$ cat design.v
module uart_rx
  #(parameter CLKS_PER_BIT = 104)
  (
   input        i_Clock,
   input        i_Rst,
   input        i_Rx_Serial,
   output reg [15:0] o_Rx_Byte,
  output reg square_wave,
  output reg pin1,
  output  reg pin2
  );
  parameter s_IDLE         = 3'b000;
  parameter s_RX_START_BIT = 3'b001;
  parameter s_RX_DATA_BITS = 3'b010;
  parameter s_RX_STOP_BIT  = 3'b011;
  parameter s_CLEANUP      = 3'b100;
  reg  [7:0] data_check;
  reg [7:0] first_8bit;
  reg [7:0] second_8bit;
  reg           r_Rx_Data_R;
  reg           r_Rx_Data;
  reg [15:0]     r_Clock_Count;
  reg [4:0]     r_Bit_Index;  
  reg [15:0]     r_Rx_Byte;
  reg [2:0]     r_SM_Main;
wire [60:0] distZ = 61'hFFFFFFFFFFFFFF;
reg [23:0] counter;
reg toggle;
reg toggle_n;
wire [23:0] store;
wire [15:0] distA;
reg [15:0] distB;
reg stop;
reg [15:0] rpm;
assign distA =40*distZ;
assign store = (rpm == 16'd0) ? 24'hFFFFFF : (18 * 100000)/ rpm;
  always @(posedge i_Clock)
    begin
    if (i_Rst)
    begin
      r_Rx_Data_R <= 1'b1;
      r_Rx_Data   <= 1'b1;
      o_Rx_Byte   <= 16'd0;
      rpm         <= 16'd0;
      counter     <= 24'd0;
      toggle      <= 1'b1;
      distB       <= 16'd0;
      stop        <= 1'b0;
      square_wave <= 1'b1;
      pin1        <= 1'b0;
      pin2        <= 1'b0;
    end
    else
    begin
      r_Rx_Data_R <= i_Rx_Serial;
      r_Rx_Data   <= i_Rx_Serial;
     o_Rx_Byte[15:8] <= second_8bit;
     o_Rx_Byte[7:0] <= first_8bit;
     rpm <= {second_8bit, first_8bit};
toggle_n = toggle;
if (stop==0)
begin
counter <= counter + 1;
if (counter >= store )
begin
toggle_n = ~toggle;
toggle <= toggle_n;
counter<=0;
if (second_8bit[7] == 0)
begin
pin1 <= 0;
pin2 <= 1;
end
else
begin
pin1 <= 1;
pin2 <= 0;
end
if (toggle_n==0)
begin
distB <= distB +1;
end
end
if (distB ==distA)
begin
stop <= 1;
end
else
begin
square_wave <= toggle_n;
end
end
end
end
always @(posedge i_Clock)
begin
    if (i_Rst)
    begin
      r_SM_Main     <= s_IDLE;
      r_Clock_Count <= 16'd0;
      r_Bit_Index   <= 5'd0;
      r_Rx_Byte     <= 16'd0;
      data_check    <= 8'h00;
      first_8bit    <= 8'h00;
      second_8bit   <= 8'h00;
    end
    else
      case (r_SM_Main)
        s_IDLE :
          begin
            r_Clock_Count <= 0;
            r_Bit_Index   <= 0;
            if (r_Rx_Data == 1'b0)           
              r_SM_Main <= s_RX_START_BIT;
            else
              r_SM_Main <= s_IDLE;
          end
        s_RX_START_BIT :
          begin
            if (r_Clock_Count == (CLKS_PER_BIT-1)/2)
              begin
                if (r_Rx_Data == 1'b0)
                  begin
                    r_Clock_Count <= 0;   
                    r_SM_Main     <= s_RX_DATA_BITS;
                  end
                else
                  r_SM_Main <= s_IDLE;
              end
            else
              begin
                r_Clock_Count <= r_Clock_Count + 1;
                r_SM_Main     <= s_RX_START_BIT;
              end
          end  
        s_RX_DATA_BITS :
          begin
            if (r_Clock_Count < CLKS_PER_BIT-1)
              begin
                r_Clock_Count <= r_Clock_Count + 1;
                r_SM_Main     <= s_RX_DATA_BITS;
              end
            else
              begin
                r_Clock_Count          <= 0;
                r_Rx_Byte[r_Bit_Index] <= r_Rx_Data;
                if (r_Bit_Index < 8)
                  begin
                    r_Bit_Index <= r_Bit_Index + 1;
                    r_SM_Main   <= s_RX_DATA_BITS;
                  end
                else
                  begin
						 if (data_check == 8'h01)
						 begin
                   first_8bit <= r_Rx_Byte[7:0];
						 data_check <= 8'h00;
						 end
						 if (data_check == 8'h00)
						 begin
					second_8bit <= r_Rx_Byte[7:0];
						 data_check <= 8'h01;
						 end
                    r_Bit_Index <= 0;
                    r_SM_Main   <= s_RX_STOP_BIT;
                  end
              end
          end  
        s_RX_STOP_BIT :
          begin
            if (r_Clock_Count < CLKS_PER_BIT-1)
              begin
                r_Clock_Count <= r_Clock_Count + 1;
                r_SM_Main     <= s_RX_STOP_BIT;
              end
            else
              begin
                r_Clock_Count <= 0;
                r_SM_Main     <= s_CLEANUP;
              end
          end  
        s_CLEANUP :
          begin
            r_SM_Main <= s_IDLE;
          end
        default :
          r_SM_Main <= s_IDLE;
      endcase
    end
endmodule  
$ cat run.sh
#!/bin/bash
# the make line also repeats each setting of config.mk as NAME=value (left out here)
make -C /OpenROAD-flow-scripts/flow DESIGN_CONFIG=/design/flow/config.mk WORK_HOME=/design/flow/orfs CLKGATE_MAP_FILE= finish
$ cat config.mk
export PLATFORM = sky130hd
export DESIGN_NAME = uart_rx
export DESIGN_NICKNAME = uart_rx
export VERILOG_FILES = /design/flow/design.v
export SDC_FILE = /design/flow/constraint.sdc
export NUM_CORES = 4
export LEC_CHECK = 0
export CAP_MARGIN = 20
export CORE_MARGIN = 2
export CORE_UTILIZATION = 72
export PLACE_DENSITY_LB_ADDON = 0.01
export SETUP_SLACK_MARGIN = 3.91
export SLEW_MARGIN = 20
$ cat constraint.sdc
create_clock -name core_clock -period 13.3 [get_ports {i_Clock}]
set_input_delay 2.6600 -clock core_clock [delete_from_list [all_inputs] [get_ports {i_Clock}]]
set_output_delay 2.6600 -clock core_clock [all_outputs]
set_load 0.01 [all_outputs]
==> flow_metrics.env, run 1 <==
# source this file to load flow results
export IMPL_status="did not finish"
export IMPL_failed_stage="detailed placement (3_5_place_dp)"
export IMPL_run_stop_error="[ERROR DPL-0038] Utilization greater than 100%, impossible to legalize"
export IMPL_die_width_um=208
export IMPL_die_area_mm2=0.0433
export IMPL_synthesis_area_mm2=0.0300
export IMPL_top_area_share_pct=16.4
export IMPL_core_util_floorplan_pct=73.3
export IMPL_synthSimpleGateAreaFrac_pct=28.2
export IMPL_ys_top_logic_family="AND-OR/OR-AND gates"
export IMPL_top_area_cell="sky130_fd_sc_hd__ha_1"
export IMPL_synth_async_reset_ratio_pct=0
export IMPL_num_io_pins=22
export IMPL_ys_types=116
export IMPL_topCellsByArea="sky130_fd_sc_hd__ha_1 16%, sky130_fd_sc_hd__dfxtp_1 7.6%, sky130_fd_sc_hd__a21oi_1 6.4%, sky130_fd_sc_hd__nor2_1 6.1%, sky130_fd_sc_hd__xnor2_1 4.9%"
export IMPL_synthesis_yosys_warnings=1
export IMPL_flip_flops_with_a_built_in_enable=0
export IMPL_seq_area_frac_synth_pct=7.61
export IMPL_core_area_mm2=0.0409
export IMPL_finalWeightedCongestion=1.08
export IMPL_synth_flop_count=114
export IMPL_syn_instance_count=4321
export IMPL_post_synth_cell_area_avg_um2=6.94
export IMPL_die_y_um=208
export IMPL_ys_sh_xor_pct=8.93
export IMPL_post_synth_mux_area_share_pct=4.36
export IMPL_yosys_cells=4321
export IMPL_common_cells="489 x sky130_fd_sc_hd__nor2_1, 392 x sky130_fd_sc_hd__ha_1, 385 x sky130_fd_sc_hd__a21oi_1"
export IMPL_synth_cellmix_compoundShare_pct=30.5
export IMPL_synth_dominant_cell_count="sky130_fd_sc_hd__nor2_1"
export IMPL_port_buffer_count=21
export IMPL_yosys_stat_chipArea_mm2=0.0300
export IMPL_yosys_most_used_dff="sky130_fd_sc_hd__dfxtp_1"
export IMPL_synth_cellmix_adderShare_pct=16.4
export IMPL_rows=74
export IMPL_synthesis_nets=4716
-- through the flow --
stage             setup slack, ns  hold slack [ns]
global placement           -56.41            0.400
floorplan                  -59.46            0.394
==> run 2: changes to the inputs <==
- CORE_UTILIZATION: 72 -> 67
- MAX_ROUTING_LAYER: default -> met4
- PLACE_DENSITY_LB_ADDON: 0.01 -> default
- SETUP_SLACK_MARGIN: 3.91 -> default
- clock period: 13.3 -> 74.7 ns (I/O delays scaled with it)
==> flow_metrics.env, run 2 <==
# source this file to load flow results
export IMPL_initialDrtViolationCount=6859
export IMPL_ys_types=116
export IMPL_crit_reg2reg_capture="distB[11]$_SDFFE_PP0P_"
export IMPL_finalNetCount=5125
export IMPL_worst_pin_slew_ns=1.43
export IMPL_achievable_frequency_mhz=12.6
export IMPL_cpLargestDelayFamily="AND-OR/OR-AND gates"
export IMPL_initial_antenna_violation_count=13
export IMPL_vias_per_cell=7.30
export IMPL_check_failures="negative setup slack"
export IMPL_synth_cellmix_adderShare_pct=16.4
export IMPL_cts_htree_levels=4
export IMPL_synthesis_yosys_warnings=1
export IMPL_topCellsByArea="sky130_fd_sc_hd__ha_1 16%, sky130_fd_sc_hd__dfxtp_1 7.6%, sky130_fd_sc_hd__a21oi_1 6.4%, sky130_fd_sc_hd__nor2_1 6.1%, sky130_fd_sc_hd__xnor2_1 4.9%"
export IMPL_crit_slowest_cell="sky130_fd_sc_hd__a211oi_2"
export IMPL_final_setup_worst_slack_ns=-4.82
export IMPL_critical_path_reg2reg_startpoint="o_Rx_Byte[7]$_SDFF_PP0_"
export IMPL_hold_path_end="r_SM_Main[0]$_DFF_P_"
export IMPL_tritoncts="done"
export IMPL_worstSkewPairLatency_ns=0.42
export IMPL_synth_cellmix_compoundShare_pct=30.5
export IMPL_cpPeakStageDelay_ns=1.33
export IMPL_worst_endpoint_arrival_ns=79.80
export IMPL_finalMaxSlewViolations=0
export IMPL_skew_ns=0.0105
export IMPL_crit_type="reg2reg"
export IMPL_dpl_cell_count=5056
export IMPL_critPathBufInv=27
export IMPL_flip_flops_with_a_built_in_enable=0
export IMPL_cp_launch_point="o_Rx_Byte[7]$_SDFF_PP0_"
export IMPL_cts_hold_buf=0
export IMPL_synth_flop_count=114
export IMPL_timing_final_setup_violations=44
export IMPL_status="finished with violations"
export IMPL_drt_pre_antenna_iters=17
export IMPL_dr_total_vias=39100
export IMPL_unrepaired_setup_endpoints_after_global_routing="yes"
export IMPL_synthesis_nets=4716
export IMPL_route_antenna_remaining_nets=0
export IMPL_min_delay_path_depth=1
export IMPL_synthSimpleGateAreaFrac_pct=28.2
export IMPL_path_common_cell="sky130_fd_sc_hd__a21oi_2"
export IMPL_post_synth_cell_area_avg_um2=6.94
export IMPL_reg2reg_slack_ns=-4.82
export IMPL_die_y_um=216
export IMPL_die_width_um=216
export IMPL_rows=77
export IMPL_common_cells="489 x sky130_fd_sc_hd__nor2_1, 392 x sky130_fd_sc_hd__ha_1, 385 x sky130_fd_sc_hd__a21oi_1"
export IMPL_top_area_cell="sky130_fd_sc_hd__ha_1"
export IMPL_min_path_type="reg2reg"
export IMPL_num_io_pins=22
export IMPL_layoutNonFillerInstCount=5362
export IMPL_ff2ff_path_depth=420
export IMPL_ys_top_logic_family="AND-OR/OR-AND gates"
export IMPL_slew_headroom_pct=4.76
export IMPL_yosys_most_used_dff="sky130_fd_sc_hd__dfxtp_1"
export IMPL_cts_root_buffer="sky130_fd_sc_hd__clkbuf_16"
export IMPL_syn_instance_count=4321
export IMPL_finalWeightedCongestion=1.08
export IMPL_port_buffer_count=21
export IMPL_maxCapViolations=0
export IMPL_core_area_mm2=0.0442
export IMPL_synthesis_area_mm2=0.0300
export IMPL_grt_max_degree=76
export IMPL_crit_path_end="distB[11]$_SDFFE_PP0P_"
export IMPL_post_route_min_period_ns=79.52
export IMPL_min_period_over_period_pct=106
export IMPL_drt_wirelength_per_cell_um=24.3
export IMPL_synth_async_reset_ratio_pct=0
export IMPL_end_kind="flop"
export IMPL_cp_data_required_time_ns=74.97
export IMPL_startpoint_types="flop"
export IMPL_yosys_stat_chipArea_mm2=0.0300
export IMPL_first_global_vias=31500
export IMPL_ys_sh_xor_pct=8.93
export IMPL_grt_util_all_layers_pct=42.0
export IMPL_grt_remaining_overflow=0
export IMPL_finalWirelength_mm=130
export IMPL_route_detailed_drc=0
export IMPL_cts_made_buffers=17
export IMPL_synth_dominant_cell_count="sky130_fd_sc_hd__nor2_1"
export IMPL_min_from="r_SM_Main[1]$_DFF_P_"
export IMPL_grt_first_pass_wirelength_mm=158
export IMPL_post_synth_mux_area_share_pct=4.36
export IMPL_instance_count_on_the_critical_path=420
export IMPL_finalHoldWorstSlack_ns=0.416
export IMPL_cts_sinks=114
export IMPL_place_hpwl_mm=75.9
export IMPL_timing_hold_violations_final=0
export IMPL_die_area_mm2=0.0465
export IMPL_warning_count=35
export IMPL_yosys_cells=4321
export IMPL_top_area_share_pct=16.4
export IMPL_cts_clk_slew_worst_paths_ns=0.06
export IMPL_critPathMaxFanout=29
export IMPL_core_util_floorplan_pct=67.8
export IMPL_seq_area_frac_synth_pct=7.61
export IMPL_area_growth_syn_to_layout_pct=28.9
export IMPL_max_clock_path_buffers=2
==> run 2: area by class of cell <==
type                            instances  area [um^2]
Tap cell                              592          741
Multi-Input combinational cell       3902        30200
Inverter                              182          686
Sequential cell                       114         2280
Clock buffer                           20          447
Clock inverter                         12          131
Timing Repair Buffer                  513         4140
Fill cell                            2471         5580
Antenna cell                           27         67.6
==> run 2: timing repair <==
| item | in CTS | in global routing |
|---|---|---|
| pin swaps | 44 | 384 |
| resized | 70 | 548 |
| buffers inserted | 39 | 205 |
| setup endpoints to repair | 44 | 44 |
| gates cloned | 1 | 2 |
==> run 2: layer usage <==
| metal | vias to the layer above | part of all wire [%] | track usage, % |
|---|---|---|---|
| met5 | - | 0 | - |
| li1 | 16900 | - | - |
| met2 | 3126 | 40 | 67.1 |
| met3 | 1340 | 15 | 5.13 |
| met4 | 0 | 9.8 | 22.7 |
| met1 | 17700 | 35 | 51.6 |
==> run 2: per-stage QoR <==
step | TNS (ns) | cell area, um^2 | setup slack [ns] | util [%]
after global placement | -2.37 | 33100 | -0.366 | 74.9
after floorplan | 0 | 31200 | 0.0378 | -
after CTS | 0 | 34400 | 0.0407 | 77.8
after global routing | -344.75 | 38600 | -8.19 | 87.4
final | -196.83 | 38600 | -4.82 | 87.4
after detailed placement | -79.40 | 33100 | -2.29 | 74.9
==> run 3: changes to the inputs <==
- ABC_AREA: default -> 1
- CAP_MARGIN: 20 -> 0
- CELL_PAD_IN_SITES_DETAIL_PLACEMENT: default -> 0
- CORE_ASPECT_RATIO: default -> 0.64
- CORE_UTILIZATION: 67 -> 72
- CTS_CLUSTER_DIAMETER: default -> 242
- GPL_ROUTABILITY_DRIVEN: default -> 0
- GPL_TIMING_DRIVEN: default -> 1
- HOLD_SLACK_MARGIN: default -> -0.08
- MIN_ROUTING_LAYER: default -> met1
- PLACE_DENSITY_LB_ADDON: default -> 0.24
- clock period: 74.7 -> 62.8 ns (I/O delays scaled with it)
==> flow_metrics.env, run 3 <==
# source this file to load flow results
export IMPL_status="did not finish"
export IMPL_failed_stage="global routing (5_1_grt)"
export IMPL_run_stop_error="[ERROR GRT-0232] Routing congestion too high. Check the congestion heatmap in the GUI."
export IMPL_detailed_place_area_mm2=0.0312
export IMPL_topCellsByArea="sky130_fd_sc_hd__ha_1 17%, sky130_fd_sc_hd__nand2_1 15%, sky130_fd_sc_hd__inv_1 8.0%, sky130_fd_sc_hd__dfxtp_1 7.9%, sky130_fd_sc_hd__a21oi_1 7.4%"
export IMPL_die_width_um=255
export IMPL_flip_flops_with_a_built_in_enable=0
export IMPL_syn_instance_count=4924
export IMPL_ys_top_logic_family="simple AND/OR/NAND/NOR gates"
export IMPL_synthesis_area_mm2=0.0291
export IMPL_yosys_most_used_dff="sky130_fd_sc_hd__dfxtp_1"
export IMPL_seq_area_frac_synth_pct=7.85
export IMPL_yosys_cells=4924
export IMPL_num_io_pins=22
export IMPL_max_clock_path_buffers=2
export IMPL_rows=58
export IMPL_port_buffer_count=21
export IMPL_synth_flop_count=114
export IMPL_die_area_mm2=0.0420
export IMPL_core_util_floorplan_pct=73.5
export IMPL_place_hpwl_mm=71.1
export IMPL_ys_types=68
export IMPL_synthesis_nets=5319
export IMPL_synth_cellmix_compoundShare_pct=20.3
export IMPL_synthesis_yosys_warnings=1
export IMPL_synth_async_reset_ratio_pct=0
export IMPL_grt_remaining_overflow=4405
export IMPL_cts_htree_levels=4
export IMPL_synthSimpleGateAreaFrac_pct=34.5
export IMPL_common_cells="1156 x sky130_fd_sc_hd__nand2_1, 618 x sky130_fd_sc_hd__inv_1, 432 x sky130_fd_sc_hd__a21oi_1"
export IMPL_ys_sh_xor_pct=9.94
export IMPL_post_synth_mux_area_share_pct=0.0344
export IMPL_cts_sinks=114
export IMPL_dpl_worst_slack_ns=-3.83
export IMPL_die_y_um=165
export IMPL_cts_made_buffers=17
export IMPL_cts_root_buffer="sky130_fd_sc_hd__clkbuf_16"
export IMPL_grt_util_all_layers_pct=111
export IMPL_post_synth_cell_area_avg_um2=5.90
export IMPL_synth_dominant_cell_count="sky130_fd_sc_hd__nand2_1"
export IMPL_top_area_share_pct=16.9
export IMPL_core_area_mm2=0.0396
export IMPL_top_area_cell="sky130_fd_sc_hd__ha_1"
export IMPL_cts_hold_buf=0
export IMPL_synth_cellmix_adderShare_pct=16.9
export IMPL_yosys_stat_chipArea_mm2=0.0291
run 3: stage by stage:
step	instances	TNS [ns]	hold WS [ns]	utilization, %
2_1_floorplan	4924	0	0.403	-
3_3_place_gp	5563	-22.28	0.414	78.8
3_5_place_dp	5563	-138.37	0.421	78.8
4_1_cts	5644	0	0.427	82.2
run 3: repair_timing:
action	in CTS
pin swaps	54
setup buffers	41
gates cloned	8
setup endpoints to repair	44
resized	87
run 3: per-layer routing:
layer | global-route usage [%] | overflow
met3 | 98.3 | 346
met4 | 114 | 626
met2 | 136 | 2949
met5 | - | -
met1 | 99.6 | 484
==> run 4: changes to the inputs <==
- CAP_MARGIN: 0 -> 20
- CELL_PAD_IN_SITES_DETAIL_PLACEMENT: 0 -> default
- CORE_ASPECT_RATIO: 0.64 -> default
- CTS_CLUSTER_DIAMETER: 242 -> default
- GPL_ROUTABILITY_DRIVEN: 0 -> default
- GPL_TIMING_DRIVEN: 1 -> default
- MIN_ROUTING_LAYER: met1 -> default
- PLACE_DENSITY_LB_ADDON: 0.24 -> 0.2
- SLEW_MARGIN: 20 -> 0
- clock period: 62.8 -> 59.7 ns (I/O delays scaled with it)
==> flow_metrics.env, run 4 <==
# source this file to load flow results
export IMPL_status="did not finish"
export IMPL_failed_stage="global routing (5_1_grt)"
export IMPL_run_stop_error="[ERROR GRT-0232] Routing congestion too high. Check the congestion heatmap in the GUI."
export IMPL_cts_root_buffer="sky130_fd_sc_hd__clkbuf_16"
export IMPL_rows=73
export IMPL_flip_flops_with_a_built_in_enable=0
export IMPL_cts_made_buffers=17
export IMPL_synthSimpleGateAreaFrac_pct=34.5
export IMPL_post_synth_cell_area_avg_um2=5.90
export IMPL_core_util_floorplan_pct=73.0
export IMPL_synth_cellmix_compoundShare_pct=20.3
export IMPL_finalWeightedCongestion=1.07
export IMPL_common_cells="1156 x sky130_fd_sc_hd__nand2_1, 618 x sky130_fd_sc_hd__inv_1, 432 x sky130_fd_sc_hd__a21oi_1"
export IMPL_top_area_cell="sky130_fd_sc_hd__ha_1"
export IMPL_top_area_share_pct=16.9
export IMPL_ys_top_logic_family="simple AND/OR/NAND/NOR gates"
export IMPL_post_synth_mux_area_share_pct=0.0344
export IMPL_topCellsByArea="sky130_fd_sc_hd__ha_1 17%, sky130_fd_sc_hd__nand2_1 15%, sky130_fd_sc_hd__inv_1 8.0%, sky130_fd_sc_hd__dfxtp_1 7.9%, sky130_fd_sc_hd__a21oi_1 7.4%"
export IMPL_core_area_mm2=0.0398
export IMPL_port_buffer_count=21
export IMPL_synthesis_area_mm2=0.0291
export IMPL_cts_hold_buf=0
export IMPL_synth_flop_count=114
export IMPL_cts_htree_levels=4
export IMPL_die_width_um=205
export IMPL_die_area_mm2=0.0420
export IMPL_yosys_cells=4924
export IMPL_synth_async_reset_ratio_pct=0
export IMPL_ys_sh_xor_pct=9.94
export IMPL_synthesis_yosys_warnings=1
export IMPL_dpl_cell_count=5609
export IMPL_yosys_stat_chipArea_mm2=0.0291
export IMPL_syn_instance_count=4924
export IMPL_die_y_um=205
export IMPL_yosys_most_used_dff="sky130_fd_sc_hd__dfxtp_1"
export IMPL_place_hpwl_mm=67.3
export IMPL_ys_types=68
export IMPL_grt_remaining_overflow=7861
export IMPL_synthesis_nets=5319
export IMPL_synth_dominant_cell_count="sky130_fd_sc_hd__nand2_1"
export IMPL_grt_util_all_layers_pct=122
export IMPL_seq_area_frac_synth_pct=7.85
export IMPL_max_clock_path_buffers=2
export IMPL_cts_sinks=114
export IMPL_synth_cellmix_adderShare_pct=16.9
export IMPL_num_io_pins=22
[run 4: timing repair]
action / CTS
gates cloned: 11
pin swaps: 75
buffers inserted: 77
endpoints found under the setup margin: 44
resized: 113
[run 4: routing by layer]
layer  overflow  GRT usage [%]
met1        241           96.7
met2       6475            178
met3        281           90.6
met4        864            120
met5          -              -
[run 4: metrics by stage]
stage | area (um^2) | util, % | setup slack (ns)
2_1_floorplan | 30400 | - | -2.20
3_3_place_gp | 32100 | 80.6 | -0.401
3_5_place_dp | 32100 | 80.6 | -2.88
4_1_cts | 33900 | 85.2 | 0.00807
==> run 5: changes to the inputs <==
- ABC_AREA: 1 -> default
- CAP_MARGIN: 20 -> 0
- CORE_ASPECT_RATIO: default -> 0.5
- CORE_UTILIZATION: 72 -> 69
- CTS_CLUSTER_DIAMETER: default -> 96
- CTS_CLUSTER_SIZE: default -> 32
- HOLD_SLACK_MARGIN: -0.08 -> 0.3
- MAX_ROUTING_LAYER: met4 -> default
- PLACE_DENSITY_LB_ADDON: 0.2 -> default
- SLEW_MARGIN: 0 -> 20
- TNS_END_PERCENT: default -> 5
- clock period: 59.7 -> 100.0 ns (I/O delays scaled with it)
==> flow_metrics.env, run 5 <==
# source this file to load flow results
export IMPL_ys_sh_xor_pct=8.93
export IMPL_finalWirelength_mm=98.5
export IMPL_initial_antenna_violation_count=0
export IMPL_die_area_mm2=0.0452
export IMPL_worst_endpoint_arrival_ns=93.10
export IMPL_worstSkewPairLatency_ns=0.42
export IMPL_layout_cell_area_non_filler_mm2=0.0315
export IMPL_warning_count=34
export IMPL_cp_launch_point="o_Rx_Byte[15]$_SDFF_PP0_"
export IMPL_cp_data_required_time_ns=100.27
export IMPL_instance_count_on_the_critical_path=432
export IMPL_dr_total_vias=33900
export IMPL_layoutNonFillerInstCount=4872
export IMPL_setup_total_negative_slack_ns=0
export IMPL_first_global_vias=30800
export IMPL_worst_pin_slew_ns=1.02
export IMPL_ys_top_logic_family="AND-OR/OR-AND gates"
export IMPL_post_synth_cell_area_avg_um2=6.94
export IMPL_skew_ns=0.0142
export IMPL_post_route_min_period_ns=92.83
export IMPL_synth_dominant_cell_count="sky130_fd_sc_hd__nor2_1"
export IMPL_drt_pre_antenna_iters=8
export IMPL_yosys_most_used_dff="sky130_fd_sc_hd__dfxtp_1"
export IMPL_core_area_mm2=0.0424
export IMPL_cts_sinks=114
export IMPL_synthesis_yosys_warnings=1
export IMPL_yosys_cells=4321
export IMPL_grt_util_all_layers_pct=41.6
export IMPL_finalNetCount=4677
export IMPL_drt_wirelength_per_cell_um=20.2
export IMPL_syn_instance_count=4321
export IMPL_top_area_cell="sky130_fd_sc_hd__ha_1"
export IMPL_finalHoldWorstSlack_ns=0.448
export IMPL_cts_root_buffer="sky130_fd_sc_hd__clkbuf_16"
export IMPL_min_from="r_SM_Main[1]$_DFF_P_"
export IMPL_synth_flop_count=114
export IMPL_finalWeightedCongestion=1.03
export IMPL_reg2reg_slack_ns=7.17
export IMPL_path_common_cell="sky130_fd_sc_hd__a21oi_1"
export IMPL_crit_type="reg2reg"
export IMPL_hold_path_end="r_SM_Main[0]$_DFF_P_"
export IMPL_area_growth_syn_to_layout_pct=5.10
export IMPL_grt_remaining_overflow=0
export IMPL_die_width_um=299
export IMPL_topCellsByArea="sky130_fd_sc_hd__ha_1 16%, sky130_fd_sc_hd__dfxtp_1 7.6%, sky130_fd_sc_hd__a21oi_1 6.4%, sky130_fd_sc_hd__nor2_1 6.1%, sky130_fd_sc_hd__xnor2_1 4.9%"
export IMPL_dpl_cell_count=4832
export IMPL_route_detailed_drc=0
export IMPL_port_buffer_count=21
export IMPL_die_y_um=151
export IMPL_core_util_floorplan_pct=70.6
export IMPL_max_clock_path_buffers=2
export IMPL_min_delay_path_depth=1
export IMPL_crit_reg2reg_capture="distB[11]$_SDFFE_PP0P_"
export IMPL_crit_path_end="distB[11]$_SDFFE_PP0P_"
export IMPL_detailed_place_area_mm2=0.0307
export IMPL_cts_hold_buf=0
export IMPL_flip_flops_with_a_built_in_enable=0
export IMPL_final_setup_worst_slack_ns=7.17
export IMPL_critPathBufInv=11
export IMPL_vias_per_cell=6.96
export IMPL_timing_hold_violations_final=0
export IMPL_synthesis_area_mm2=0.0300
export IMPL_cts_clk_slew_worst_paths_ns=0.06
export IMPL_cpPeakStageDelay_ns=0.63
export IMPL_status="timing/DRC/antenna clean"
export IMPL_dpl_worst_slack_ns=4.09
export IMPL_synth_cellmix_compoundShare_pct=30.5
export IMPL_tritoncts="done"
export IMPL_ff2ff_path_depth=432
export IMPL_timing_final_setup_violations=0
export IMPL_critical_path_reg2reg_startpoint="o_Rx_Byte[15]$_SDFF_PP0_"
export IMPL_startpoint_types="flop"
export IMPL_end_kind="flop"
export IMPL_min_path_type="reg2reg"
export IMPL_crit_slowest_cell="sky130_fd_sc_hd__a211oi_1"
export IMPL_common_cells="489 x sky130_fd_sc_hd__nor2_1, 392 x sky130_fd_sc_hd__ha_1, 385 x sky130_fd_sc_hd__a21oi_1"
export IMPL_critPathMaxFanout=34
export IMPL_cts_made_buffers=17
export IMPL_cpLargestDelayFamily="AND-OR/OR-AND gates"
export IMPL_initialDrtViolationCount=4087
export IMPL_post_synth_mux_area_share_pct=4.36
export IMPL_grt_max_degree=76
export IMPL_min_period_over_period_pct=92.8
export IMPL_synthSimpleGateAreaFrac_pct=28.2
export IMPL_synth_async_reset_ratio_pct=0
export IMPL_seq_area_frac_synth_pct=7.61
export IMPL_synth_cellmix_adderShare_pct=16.4
export IMPL_yosys_stat_chipArea_mm2=0.0300
export IMPL_top_area_share_pct=16.4
export IMPL_slew_headroom_pct=31.4
export IMPL_cts_htree_levels=4
export IMPL_achievable_frequency_mhz=10.8
export IMPL_grt_first_pass_wirelength_mm=156
export IMPL_num_io_pins=22
export IMPL_final_core_utilization_pct=74.3
export IMPL_route_antenna_remaining_nets=0
export IMPL_place_hpwl_mm=73.6
export IMPL_finalMaxSlewViolations=0
export IMPL_rows=53
export IMPL_synthesis_nets=4716
export IMPL_maxCapViolations=0
export IMPL_ys_types=116
-- run 5: final cells by class --
cell class / instances / area, um^2
fillers: 3440 / 10900
flip-flops and latches: 114 / 2280
diodes: 1 / 2.50
multi-input cells: 3901 / 26700
clock inverters: 14 / 108
well taps: 577 / 722
inverters: 182 / 683
clock buffers: 17 / 425
repair buffers: 66 / 554
-- run 5: routing by layer --
layer	up-vias	GRT usage, %	part of all wire, %
met5	-	0	0
met4	0	17.8	4.3
met3	388	7.83	11
met2	1897	64.7	41
met1	15600	56.2	43
li1	16000	-	-
-- run 5: timing repair --
action / CTS / global route
resized: 0 / 47
setup endpoints to repair: 0 / 44
buffers inserted: 0 / 7
==> run 6: changes to the inputs <==
- CAP_MARGIN: 0 -> 25
- CELL_PAD_IN_SITES_GLOBAL_PLACEMENT: default -> 3
- CORE_ASPECT_RATIO: 0.5 -> 1.0
- CORE_UTILIZATION: 69 -> 57
- CTS_CLUSTER_DIAMETER: 96 -> default
- CTS_CLUSTER_SIZE: 32 -> 89
- HOLD_SLACK_MARGIN: 0.3 -> default
- MAX_ROUTING_LAYER: default -> met5
- PLACE_DENSITY_LB_ADDON: default -> 0.3
- TNS_END_PERCENT: 5 -> 20
- clock period: 100.0 -> 55.5 ns (I/O delays scaled with it)
==> flow_metrics.env, run 6 <==
# source this file to load flow results
export IMPL_common_cells="489 x sky130_fd_sc_hd__nor2_1, 392 x sky130_fd_sc_hd__ha_1, 385 x sky130_fd_sc_hd__a21oi_1"
export IMPL_synth_dominant_cell_count="sky130_fd_sc_hd__nor2_1"
export IMPL_ys_types=116
export IMPL_synth_cellmix_adderShare_pct=16.4
export IMPL_die_width_um=233
export IMPL_ys_sh_xor_pct=8.93
export IMPL_die_y_um=233
export IMPL_ys_top_logic_family="AND-OR/OR-AND gates"
export IMPL_core_util_floorplan_pct=57.4
export IMPL_synth_cellmix_compoundShare_pct=30.5
export IMPL_yosys_stat_chipArea_mm2=0.0300
export IMPL_die_area_mm2=0.0545
export IMPL_synthSimpleGateAreaFrac_pct=28.2
export IMPL_post_synth_cell_area_avg_um2=6.94
export IMPL_yosys_cells=4321
export IMPL_status="did not finish"
export IMPL_synth_flop_count=114
export IMPL_syn_instance_count=4321
export IMPL_run_stop_error="[ERROR FLW-0024] Place density exceeds 1.0 (current PLACE_DENSITY_LB_ADDON =  0.3). Please check if the value of  PLACE_DENSITY_LB_ADDON is between 0 and 0.99."
export IMPL_flip_flops_with_a_built_in_enable=0
export IMPL_top_area_cell="sky130_fd_sc_hd__ha_1"
export IMPL_core_area_mm2=0.0522
export IMPL_topCellsByArea="sky130_fd_sc_hd__ha_1 16%, sky130_fd_sc_hd__dfxtp_1 7.6%, sky130_fd_sc_hd__a21oi_1 6.4%, sky130_fd_sc_hd__nor2_1 6.1%, sky130_fd_sc_hd__xnor2_1 4.9%"
export IMPL_failed_stage="global placement without I/O (3_1_place_gp_skip_io)"
export IMPL_synthesis_yosys_warnings=1
export IMPL_top_area_share_pct=16.4
export IMPL_rows=84
export IMPL_synth_async_reset_ratio_pct=0
export IMPL_synthesis_area_mm2=0.0300
export IMPL_post_synth_mux_area_share_pct=4.36
export IMPL_synthesis_nets=4716
export IMPL_seq_area_frac_synth_pct=7.61
export IMPL_yosys_most_used_dff="sky130_fd_sc_hd__dfxtp_1"
==> run 7: changes to the inputs <==
- CAP_MARGIN: 25 -> 20
- CELL_PAD_IN_SITES_DETAIL_PLACEMENT: default -> 1
- CELL_PAD_IN_SITES_GLOBAL_PLACEMENT: 3 -> default
- CORE_ASPECT_RATIO: 1.0 -> 0.64
- CORE_UTILIZATION: 57 -> 25
- CTS_CLUSTER_SIZE: 89 -> default
- GPL_ROUTABILITY_DRIVEN: default -> 0
- GPL_TIMING_DRIVEN: default -> 1
- HOLD_SLACK_MARGIN: default -> 0.29
- MAX_ROUTING_LAYER: met5 -> met4
- MIN_ROUTING_LAYER: default -> met1
- PLACE_DENSITY_LB_ADDON: 0.3 -> 0.17
- TNS_END_PERCENT: 20 -> default
- clock period: 55.5 -> 93.5 ns (I/O delays scaled with it)
==> flow_metrics.env, run 7 <==
# source this file to load flow results
export IMPL_die_y_um=281
export IMPL_synthesis_area_mm2=0.0300
export IMPL_crit_reg2reg_capture="distB[15]$_SDFFE_PP0P_"
export IMPL_min_path_type="reg2reg"
export IMPL_crit_slowest_cell="sky130_fd_sc_hd__or4_1"
export IMPL_first_global_vias=31500
export IMPL_cts_sinks=114
export IMPL_skew_ns=0.0124
export IMPL_grtUsageMet2_pct=26.5
export IMPL_common_cells="489 x sky130_fd_sc_hd__nor2_1, 392 x sky130_fd_sc_hd__ha_1, 385 x sky130_fd_sc_hd__a21oi_1"
export IMPL_setup_total_negative_slack_ns=0
export IMPL_die_width_um=437
export IMPL_synth_cellmix_adderShare_pct=16.4
export IMPL_cts_made_buffers=17
export IMPL_cts_htree_levels=4
export IMPL_worst_endpoint_arrival_ns=86.76
export IMPL_num_fill_cells=14800
export IMPL_tritoncts="done"
export IMPL_critPathMaxFanout=27
export IMPL_crit_path_end="distB[15]$_SDFFE_PP0P_"
export IMPL_min_period_over_period_pct=92.5
export IMPL_finalMaxSlewViolations=0
export IMPL_ff2ff_path_depth=432
export IMPL_dr_total_vias=33100
export IMPL_drt_pre_antenna_iters=5
export IMPL_core_util_floorplan_pct=25.2
export IMPL_grt_remaining_overflow=0
export IMPL_cts_root_buffer="sky130_fd_sc_hd__clkbuf_16"
export IMPL_hold_path_end="r_SM_Main[0]$_DFF_P_"
export IMPL_use_met3_pct=1.33
export IMPL_detail_route_antenna_diodes=0
export IMPL_vias_per_cell=5.57
export IMPL_warning_count=32
export IMPL_cpPeakStageDelay_ns=0.56
export IMPL_critical_path_reg2reg_startpoint="o_Rx_Byte[1]$_SDFF_PP0_"
export IMPL_grt_max_degree=67
export IMPL_route_detailed_drc=0
export IMPL_timing_hold_violations_final=0
export IMPL_port_buffer_count=21
export IMPL_met1_track_demand_over_resource_pct=32.7
export IMPL_worst_pin_slew_ns=1.02
export IMPL_seq_area_frac_synth_pct=7.61
export IMPL_min_from="r_SM_Main[1]$_DFF_P_"
export IMPL_initialDrtViolationCount=2519
export IMPL_num_io_pins=22
export IMPL_critPathBufInv=17
export IMPL_crit_type="reg2reg"
export IMPL_drt_wirelength_per_cell_um=20.9
export IMPL_cts_clk_slew_worst_paths_ns=0.06
export IMPL_reg2reg_slack_ns=7.02
export IMPL_topCellsByArea="sky130_fd_sc_hd__ha_1 16%, sky130_fd_sc_hd__dfxtp_1 7.6%, sky130_fd_sc_hd__a21oi_1 6.4%, sky130_fd_sc_hd__nor2_1 6.1%, sky130_fd_sc_hd__xnor2_1 4.9%"
export IMPL_instance_count_on_the_critical_path=432
export IMPL_synth_dominant_cell_count="sky130_fd_sc_hd__nor2_1"
export IMPL_synth_cellmix_compoundShare_pct=30.5
export IMPL_top_area_cell="sky130_fd_sc_hd__ha_1"
export IMPL_post_synth_cell_area_avg_um2=6.94
export IMPL_path_common_cell="sky130_fd_sc_hd__o21ai_0"
export IMPL_maxCapViolations=0
export IMPL_yosys_stat_chipArea_mm2=0.0300
export IMPL_grt_busiest_layer="met1"
export IMPL_area_growth_syn_to_layout_pct=12.1
export IMPL_grt_first_pass_wirelength_mm=191
export IMPL_post_synth_mux_area_share_pct=4.36
export IMPL_place_hpwl_mm=98.8
export IMPL_initial_antenna_violation_count=0
export IMPL_die_area_mm2=0.123
export IMPL_route_antenna_remaining_nets=0
export IMPL_synth_flop_count=114
export IMPL_post_route_min_period_ns=86.48
export IMPL_synthesis_nets=4716
export IMPL_end_kind="flop"
export IMPL_achievable_frequency_mhz=11.6
export IMPL_status="timing/DRC/antenna clean"
export IMPL_syn_instance_count=4321
export IMPL_cp_launch_point="o_Rx_Byte[1]$_SDFF_PP0_"
export IMPL_slew_headroom_pct=31.8
export IMPL_yosys_cells=4321
export IMPL_ys_sh_xor_pct=8.93
export IMPL_finalNetCount=4730
export IMPL_rows=101
export IMPL_grt_util_all_layers_pct=19.9
export IMPL_top_area_share_pct=16.4
export IMPL_worstSkewPairLatency_ns=0.42
export IMPL_ys_top_logic_family="AND-OR/OR-AND gates"
export IMPL_startpoint_types="flop"
export IMPL_core_area_mm2=0.119
export IMPL_synth_async_reset_ratio_pct=0
export IMPL_synthSimpleGateAreaFrac_pct=28.2
export IMPL_finalHoldWorstSlack_ns=0.427
export IMPL_flip_flops_with_a_built_in_enable=0
export IMPL_synthesis_yosys_warnings=1
export IMPL_finalWirelength_mm=124
export IMPL_timing_final_setup_violations=0
export IMPL_yosys_most_used_dff="sky130_fd_sc_hd__dfxtp_1"
export IMPL_max_clock_path_buffers=2
export IMPL_min_delay_path_depth=1
export IMPL_ys_types=116
export IMPL_cpLargestDelayFamily="AND-OR/OR-AND gates"
export IMPL_cp_data_required_time_ns=93.78
## run 7: what timing repair did
item                                    CTS  global route
hold buffers                              0             0
endpoints found under the setup margin   44            44
setup buffers                             1            25
gates cloned                              1             1
gates resized                            15           122
pin swaps                                 1            10
## run 7: per-stage QoR
stage	cells	utilization, %	cell area [um^2]	setup WS (ns)
after floorplan	4321	-	30000	7.18
after global placement	5884	27.1	32200	1.58
after detailed placement	5884	27.1	32200	-1.49
after CTS	5918	27.7	32900	0.172
after global routing	5944	28.3	33600	-0.297
final	5944	28.3	33600	7.02
## run 7: layout make-up
type / instances / area [um^2] / share of cell area (%)
sequential: 114 / 2290 / 6.80
timing repair buffer: 118 / 968 / 2.88
multi-input combinational: 3902 / 27100 / 80.6
clock inverter: 9 / 81.3 / 0.242
clock buffer: 23 / 488 / 1.45
tap: 1596 / 2000 / 5.94
inverter: 182 / 687 / 2.04
## run 7: layer usage
layer | wire (um) | part of all wire, %
met3 | 6160 | 5.0
met5 | 0 | 0
met1 | 70400 | 57
met4 | 699 | 0.56
met2 | 46700 | 38
